== north ==
Design fir, start of the top module:
module  fir(
	input clk,
	input rst_n,			
	input enable,
	input [2:0] tap,		 
	input [15:0] data_in,		
	output [17:0] data_out,		
	output complete
);
localparam
a0 = 16'd1,	 
a1 = 16'd2,
a2 = 16'd2,
a3 = 16'd3,
a4 = 16'd3,
a5 = 16'd3;
reg [15:0] data_reg_0;	 
reg [15:0] data_reg_1;
reg [15:0] data_reg_2;
reg [15:0] data_reg_3;
reg [15:0] data_reg_4;
reg [15:0] data_reg_5;
reg [15:0] multiplication_0;	 
reg [15:0] multiplication_1;
reg [15:0] multiplication_2;
reg [15:0] multiplication_3;
reg [15:0] multiplication_4;
reg [15:0] multiplication_5;
reg [16:0] sum_1;	 
reg [16:0] sum_2;
reg [16:0] sum_3;
reg [17:0] result;  
reg mul_stage, add_stage1, add_stage2, output_stage;	 
always @ (posedge clk or negedge rst_n)
    begin
        if(!rst_n)
        	begin
        		mul_stage <= 1'b0;
        		add_stage1 <= 1'b0;
        		add_stage2 <= 1'b0;
				output_stage <= 1'b0;
        	end
        else
        	begin
        			mul_stage <= enable;
        			add_stage1 <= mul_stage;
        			add_stage2 <= add_stage1;
        			output_stage <= add_stage2;
        	end
    end
always @ (posedge clk or negedge rst_n)
    begin
        if(!rst_n)
        	begin
        		data_reg_0 <= 0;
        		data_reg_1 <= 0;
        		data_reg_2 <= 0;
        		data_reg_3 <= 0;
			data_reg_4 <= 0;
        		data_reg_5 <= 0;
        	end
        else
        	begin
				case (tap)
					3'd2:
					begin
						if (enable) 
							begin
								data_reg_0 <= data_in;
								data_reg_1 <= data_reg_0;
							end
						else 
							begin
								data_reg_0 <= data_reg_0;
								data_reg_1 <= data_reg_1;
							end
					end
					3'd3:
					begin
						if (enable) 
							begin
								data_reg_0 <= data_in;
								data_reg_1 <= data_reg_0;
								data_reg_2 <= data_reg_1;
							end
						else 
							begin
								data_reg_0 <= data_reg_0;
								data_reg_1 <= data_reg_1;
								data_reg_2 <= data_reg_2;
							end
					end
					3'd4:
					begin
						if (enable) 
							begin
								data_reg_0 <= data_in;
								data_reg_1 <= data_reg_0;
								data_reg_2 <= data_reg_1;
								data_reg_3 <= data_reg_2;
							end
  ...
For scale: ~2,300 cells after synthesis, about 260 flip-flops, roughly 41 I/O pins, about 17,000 µm² of cells after synthesis.
Settings: LEC_CHECK=0, ABC_AREA=1, CAP_MARGIN=0, CORE_MARGIN=2, CORE_UTILIZATION=72, CTS_CLUSTER_DIAMETER=374, CTS_CLUSTER_SIZE=98, PLACE_DENSITY=0.37, SLEW_MARGIN=20; clock period 1.4 ns.
run.sh (not shown) runs the stock make flow with config.mk's settings and CLKGATE_MAP_FILE=.
Tool error DPL-0038 stopped north during 4_1_cts; no final results.
diff inputs: north => south
==> flow/config.mk <==
export PLATFORM = sky130hd
export DESIGN_NAME = fir
export DESIGN_NICKNAME = fir
export VERILOG_FILES = /design/flow/design.v
export SDC_FILE = /design/flow/constraint.sdc
export NUM_CORES = 4
export LEC_CHECK = 0
export CAP_MARGIN = 20
export CORE_MARGIN = 2
export CORE_UTILIZATION = 9
export SLEW_MARGIN = 20
==> flow/constraint.sdc <==
create_clock -name core_clock -period 4.24 [get_ports {clk}]
set_input_delay 0.8480 -clock core_clock [delete_from_list [all_inputs] [get_ports {clk}]]
set_output_delay 0.8480 -clock core_clock [all_outputs]
set_load 0.01 [all_outputs]
==> comparison <==
- south against north: fraction of the mapped netlist area in simple logic gates decreased 18 points; synthesized area decreased about 10%.
- south completed end to end with timing, DRC and antenna clean.
- Adder and majority cell fraction of the synthesized area delta for south relative to north: 1.1 points higher
- Final estimated routing congestion in global placement shrinks by more than 10% when moving from north to south.

========
fir again, from the RTL that the note above started with.
export LEC_CHECK = 0
export ABC_AREA = 0
export CAP_MARGIN = 40
export CORE_MARGIN = 2
export CORE_UTILIZATION = 72
export CTS_CLUSTER_DIAMETER = 396
export CTS_CLUSTER_SIZE = 17
export PLACE_DENSITY = 0.38
export SETUP_SLACK_MARGIN = -0.15
export SLEW_MARGIN = 20
create_clock -name core_clock -period 2.0 [get_ports {clk}]
The baseline did not get past global routing.
Rerun with:
ABC_AREA = 1   (was 0)
PLACE_DENSITY = default   (was 0.38)
Now the flow completed and failed the layout checks on negative setup slack.
Synthesized area climbs by about 11%.
Die size climbs by about 11%.
Synthesized cell count climbs by about 60%.
Rerun with:
ABC_AREA = default   (was 1)
CAP_MARGIN = 20   (was 40)
CORE_UTILIZATION = 40   (was 72)
CTS_CLUSTER_DIAMETER = default   (was 396)
CTS_CLUSTER_SIZE = default   (was 17)
SETUP_SLACK_MARGIN = default   (was -0.15)
clock period = 4.0 ns   (was 2.0 ns; I/O delays follow)
What happened: With this change the flow ran to the end with no violations; non-clock buffer count went down by 184; setup slack gains 1600 ps; via count went down by 46%; final area went down by 16%.
Rerun with:
CELL_PAD_IN_SITES_GLOBAL_PLACEMENT = 3   (was default)
GPL_TIMING_DRIVEN = 0   (was default)
HOLD_SLACK_MARGIN = 0.13   (was default)
Sequential power is higher by about 2%; total power is about the same; register-to-register slack gains 80 ps; routed wire length is higher by about 18%; critical path depth is lower by 1.

========
The RTL this note starts from:
==> flow/design.v <==
module  fir(
	input clk,
	input rst_n,			
	input enable,
	input [2:0] tap,		 
	input [15:0] data_in,		
	output [17:0] data_out,		
	output complete
);
localparam
a0 = 16'd1,	 
a1 = 16'd2,
a2 = 16'd2,
a3 = 16'd3,
a4 = 16'd3,
a5 = 16'd3;
reg [15:0] data_reg_0;	 
reg [15:0] data_reg_1;
reg [15:0] data_reg_2;
reg [15:0] data_reg_3;
reg [15:0] data_reg_4;
reg [15:0] data_reg_5;
reg [15:0] multiplication_0;	 
reg [15:0] multiplication_1;
reg [15:0] multiplication_2;
reg [15:0] multiplication_3;
reg [15:0] multiplication_4;
reg [15:0] multiplication_5;
reg [16:0] sum_1;	 
reg [16:0] sum_2;
reg [16:0] sum_3;
reg [17:0] result;  
reg mul_stage, add_stage1, add_stage2, output_stage;	 
always @ (posedge clk or negedge rst_n)
    begin
        if(!rst_n)
        	begin
        		mul_stage <= 1'b0;
        		add_stage1 <= 1'b0;
        		add_stage2 <= 1'b0;
				output_stage <= 1'b0;
        	end
        else
        	begin
        			mul_stage <= enable;
        			add_stage1 <= mul_stage;
        			add_stage2 <= add_stage1;
        			output_stage <= add_stage2;
        	end
    end
always @ (posedge clk or negedge rst_n)
    begin
        if(!rst_n)
        	begin
        		data_reg_0 <= 0;
        		data_reg_1 <= 0;
        		data_reg_2 <= 0;
        		data_reg_3 <= 0;
			data_reg_4 <= 0;
        		data_reg_5 <= 0;
        	end
        else
        	begin
				case (tap)
					3'd2:
					begin
						if (enable) 
							begin
								data_reg_0 <= data_in;
								data_reg_1 <= data_reg_0;
							end
						else 
							begin
								data_reg_0 <= data_reg_0;
								data_reg_1 <= data_reg_1;
							end
					end
					3'd3:
					begin
						if (enable) 
							begin
								data_reg_0 <= data_in;
								data_reg_1 <= data_reg_0;
								data_reg_2 <= data_reg_1;
							end
						else 
							begin
								data_reg_0 <= data_reg_0;
								data_reg_1 <= data_reg_1;
								data_reg_2 <= data_reg_2;
							end
					end
					3'd4:
					begin
						if (enable) 
							begin
								data_reg_0 <= data_in;
								data_reg_1 <= data_reg_0;
								data_reg_2 <= data_reg_1;
								data_reg_3 <= data_reg_2;
							end
						else 
							begin
								data_reg_0 <= data_reg_0;
								data_reg_1 <= data_reg_1;
								data_reg_2 <= data_reg_2;
								data_reg_3 <= data_reg_3;
							end
					end
					3'd5:
					begin
						if (enable) 
							begin
								data_reg_0 <= data_in;
								data_reg_1 <= data_reg_0;
								data_reg_2 <= data_reg_1;
								data_reg_3 <= data_reg_2;
								data_reg_4 <= data_reg_3;
							end
						else 
							begin
								data_reg_0 <= data_reg_0;
								data_reg_1 <= data_reg_1;
								data_reg_2 <= data_reg_2;
								data_reg_3 <= data_reg_3;
								data_reg_4 <= data_reg_4;
							end
					end
					3'd6:
					begin
						if (enable) 
							begin
								data_reg_0 <= data_in;
								data_reg_1 <= data_reg_0;
								data_reg_2 <= data_reg_1;
								data_reg_3 <= data_reg_2;
								data_reg_4 <= data_reg_3;
								data_reg_5 <= data_reg_4;
							end
						else 
							begin
								data_reg_0 <= data_reg_0;
								data_reg_1 <= data_reg_1;
								data_reg_2 <= data_reg_2;
								data_reg_3 <= data_reg_3;
								data_reg_4 <= data_reg_4;
								data_reg_5 <= data_reg_5;
							end
					end
				endcase
        	end
    end
always @ (posedge clk or negedge rst_n)
    begin
        if(!rst_n)
        	begin
        		multiplication_0 <= 0;
        		multiplication_1 <= 0;
        		multiplication_2 <= 0;
        		multiplication_3 <= 0;
			multiplication_4 <= 0;
        		multiplication_5 <= 0;
        	end
        else
        	begin
				case (tap)
					3'd2:
					begin
						if(mul_stage)
							begin
								multiplication_0 <= a0 * data_reg_0;
								multiplication_1 <= a1 * data_reg_1;
							end
						else 
							begin
								multiplication_0 <= multiplication_0;
								multiplication_1 <= multiplication_1;
							end
					end
					3'd3:
					begin
						if(mul_stage)
							begin
								multiplication_0 <= a0 * data_reg_0;
								multiplication_1 <= a1 * data_reg_1;
								multiplication_2 <= a2 * data_reg_2;
							end
						else 
							begin
								multiplication_0 <= multiplication_0;
								multiplication_1 <= multiplication_1;
								multiplication_2 <= multiplication_2;
							end
					end
					3'd4:
					begin
						if(mul_stage)
							begin
								multiplication_0 <= a0 * data_reg_0;
								multiplication_1 <= a1 * data_reg_1;
								multiplication_2 <= a2 * data_reg_2;
								multiplication_3 <= a3 * data_reg_3;
							end
						else 
							begin
								multiplication_0 <= multiplication_0;
								multiplication_1 <= multiplication_1;
								multiplication_2 <= multiplication_2;
								multiplication_3 <= multiplication_3;
							end
					end
					3'd5:
					begin
						if(mul_stage)
							begin
								multiplication_0 <= a0 * data_reg_0;
								multiplication_1 <= a1 * data_reg_1;
								multiplication_2 <= a2 * data_reg_2;
								multiplication_3 <= a3 * data_reg_3;
								multiplication_4 <= a4 * data_reg_4;
							end
						else 
							begin
								multiplication_0 <= multiplication_0;
								multiplication_1 <= multiplication_1;
								multiplication_2 <= multiplication_2;
								multiplication_3 <= multiplication_3;
								multiplication_4 <= multiplication_4;
							end
					end
					3'd6:
					begin
						if(mul_stage)
							begin
								multiplication_0 <= a0 * data_reg_0;
								multiplication_1 <= a1 * data_reg_1;
								multiplication_2 <= a2 * data_reg_2;
								multiplication_3 <= a3 * data_reg_3;
								multiplication_4 <= a4 * data_reg_4;
								multiplication_5 <= a5 * data_reg_5;
							end
						else 
							begin
								multiplication_0 <= multiplication_0;
								multiplication_1 <= multiplication_1;
								multiplication_2 <= multiplication_2;
								multiplication_3 <= multiplication_3;
								multiplication_4 <= multiplication_4;
								multiplication_5 <= multiplication_5;
							end
					end
				endcase
        	end
    end
always @ (posedge clk or negedge rst_n)
    begin
        if(!rst_n)
        	begin
        		sum_1 <= 0;
        		sum_2 <= 0;
			sum_3 <= 0;
        	end
        else
        	begin
				case (tap)
					3'd2:
					begin
						if (add_stage1) 
							begin
								sum_1 <= multiplication_0 + multiplication_1;
								sum_2 <= 0;
							end
						else 
							begin
								sum_1 <= sum_1;
								sum_2 <= sum_2;
							end
					end
					3'd3:
					begin
						if (add_stage1) 
							begin
								sum_1 <= multiplication_0 + multiplication_1;
								sum_2 <= multiplication_2; 
							end
						else 
							begin
								sum_1 <= sum_1;
								sum_2 <= sum_2;
							end
					end
					3'd4:
					begin
						if (add_stage1) 
							begin
								sum_1 <= multiplication_0 + multiplication_1;
								sum_2 <= multiplication_2 + multiplication_3; 
							end
						else 
							begin
								sum_1 <= sum_1;
								sum_2 <= sum_2;
							end
					end
					3'd5:
					begin
						if (add_stage1) 
							begin
								sum_1 <= multiplication_0 + multiplication_1;
								sum_2 <= multiplication_2 + multiplication_3; 
								sum_3 <= multiplication_4;
							end
						else 
							begin
								sum_1 <= sum_1;
								sum_2 <= sum_2;
								sum_3 <= sum_3;
							end
					end
					3'd6:
					begin
						if (add_stage1) 
							begin
								sum_1 <= multiplication_0 + multiplication_1;
								sum_2 <= multiplication_2 + multiplication_3; 
								sum_3 <= multiplication_4 + multiplication_5; 
							end
						else 
							begin
								sum_1 <= sum_1;
								sum_2 <= sum_2;
								sum_3 <= sum_3;
							end
					end
				endcase
        	end
    end
always @ (posedge clk or negedge rst_n)
      begin
          if(!rst_n)
          	begin
          		result <= 0;
          	end
          else
          	begin
				case (tap)
					3'd2:
					begin
						if (add_stage2) 
							begin
								result <= sum_2 + sum_1;
							end
						else 
							begin
								result <= result;
							end
					end
					3'd3:
					begin
						if (add_stage2) 
							begin
								result <= sum_2 + sum_1;
							end
						else 
							begin
								result <= result;
							end
					end
					3'd4:
					begin
						if (add_stage2) 
							begin
								result <= sum_2 + sum_1;
							end
						else 
							begin
								result <= result;
							end
					end
					3'd5:
					begin
						if (add_stage2) 
							begin
								result <= sum_2 + sum_1 + sum_3;
							end
						else 
							begin
								result <= result;
							end
					end
					3'd6:
					begin
						if (add_stage2) 
							begin
								result <= sum_2 + sum_1 + sum_3;
							end
						else 
							begin
								result <= result;
							end
					end
				endcase
          	end
      end
assign data_out = result;	 
assign complete = output_stage;
endmodule
clock: 6.87 ns
lec_check: 0
abc_area: 1
cap_margin: 20
cell_pad_in_sites_global_placement: 1
core_margin: 3
core_utilization: 20
cts_cluster_size: 47
gpl_routability_driven: 0
gpl_timing_driven: 0
hold_slack_margin: 0.15
slew_margin: 20
The baseline completed with no timing, DRC or antenna violations.
Then changed:
- CELL_PAD_IN_SITES_GLOBAL_PLACEMENT: 1 -> not set
- CORE_MARGIN: 3 -> 2
- CORE_UTILIZATION: 20 -> 65
- CTS_CLUSTER_DIAMETER: not set -> 374
- CTS_CLUSTER_SIZE: 47 -> 98
- GPL_ROUTABILITY_DRIVEN: 0 -> not set
- GPL_TIMING_DRIVEN: 0 -> not set
- HOLD_SLACK_MARGIN: 0.15 -> not set
- clock period: 6.87 -> 1.4 ns (I/O delays scaled with it)
With this change the flow never finished: it broke off in 5_1_grt.
Synthesized cell count stays the same.
Area after synthesis stays the same.
Die size went down by 69%.
Then changed:
- ABC_AREA: 1 -> not set
- CORE_UTILIZATION: 65 -> 40
- CTS_CLUSTER_DIAMETER: 374 -> not set
- CTS_CLUSTER_SIZE: 98 -> not set
- clock period: 1.4 -> 3.56 ns (I/O delays scaled with it)
Effect:
- The changed run finished with negative setup slack left
- die size goes up by 45%
- area after synthesis falls by 10%
- synthesized cell count falls by 38%
Then changed:
- ABC_AREA: not set -> 1
- CORE_UTILIZATION: 40 -> 72
- CTS_CLUSTER_SIZE: not set -> 15
- PLACE_DENSITY_LB_ADDON: not set -> 0.16
- SETUP_SLACK_MARGIN: not set -> -0.1
- clock period: 3.56 -> 2.99 ns (I/O delays scaled with it)
Result: The changed run completed, yet does not pass: negative setup slack. Clock power went up by about a fifth. Sequential power rises by a little under a tenth. First-iteration DRC count rises to 3.4 times its value. Non-clock buffer count falls by 28. Routed wire length grows by well over a third. Die area drops by well over a third. Sequential cell count stays the same. Final cell count came out higher by a quarter to a third.
Power is estimated from default activity; no workload was simulated.
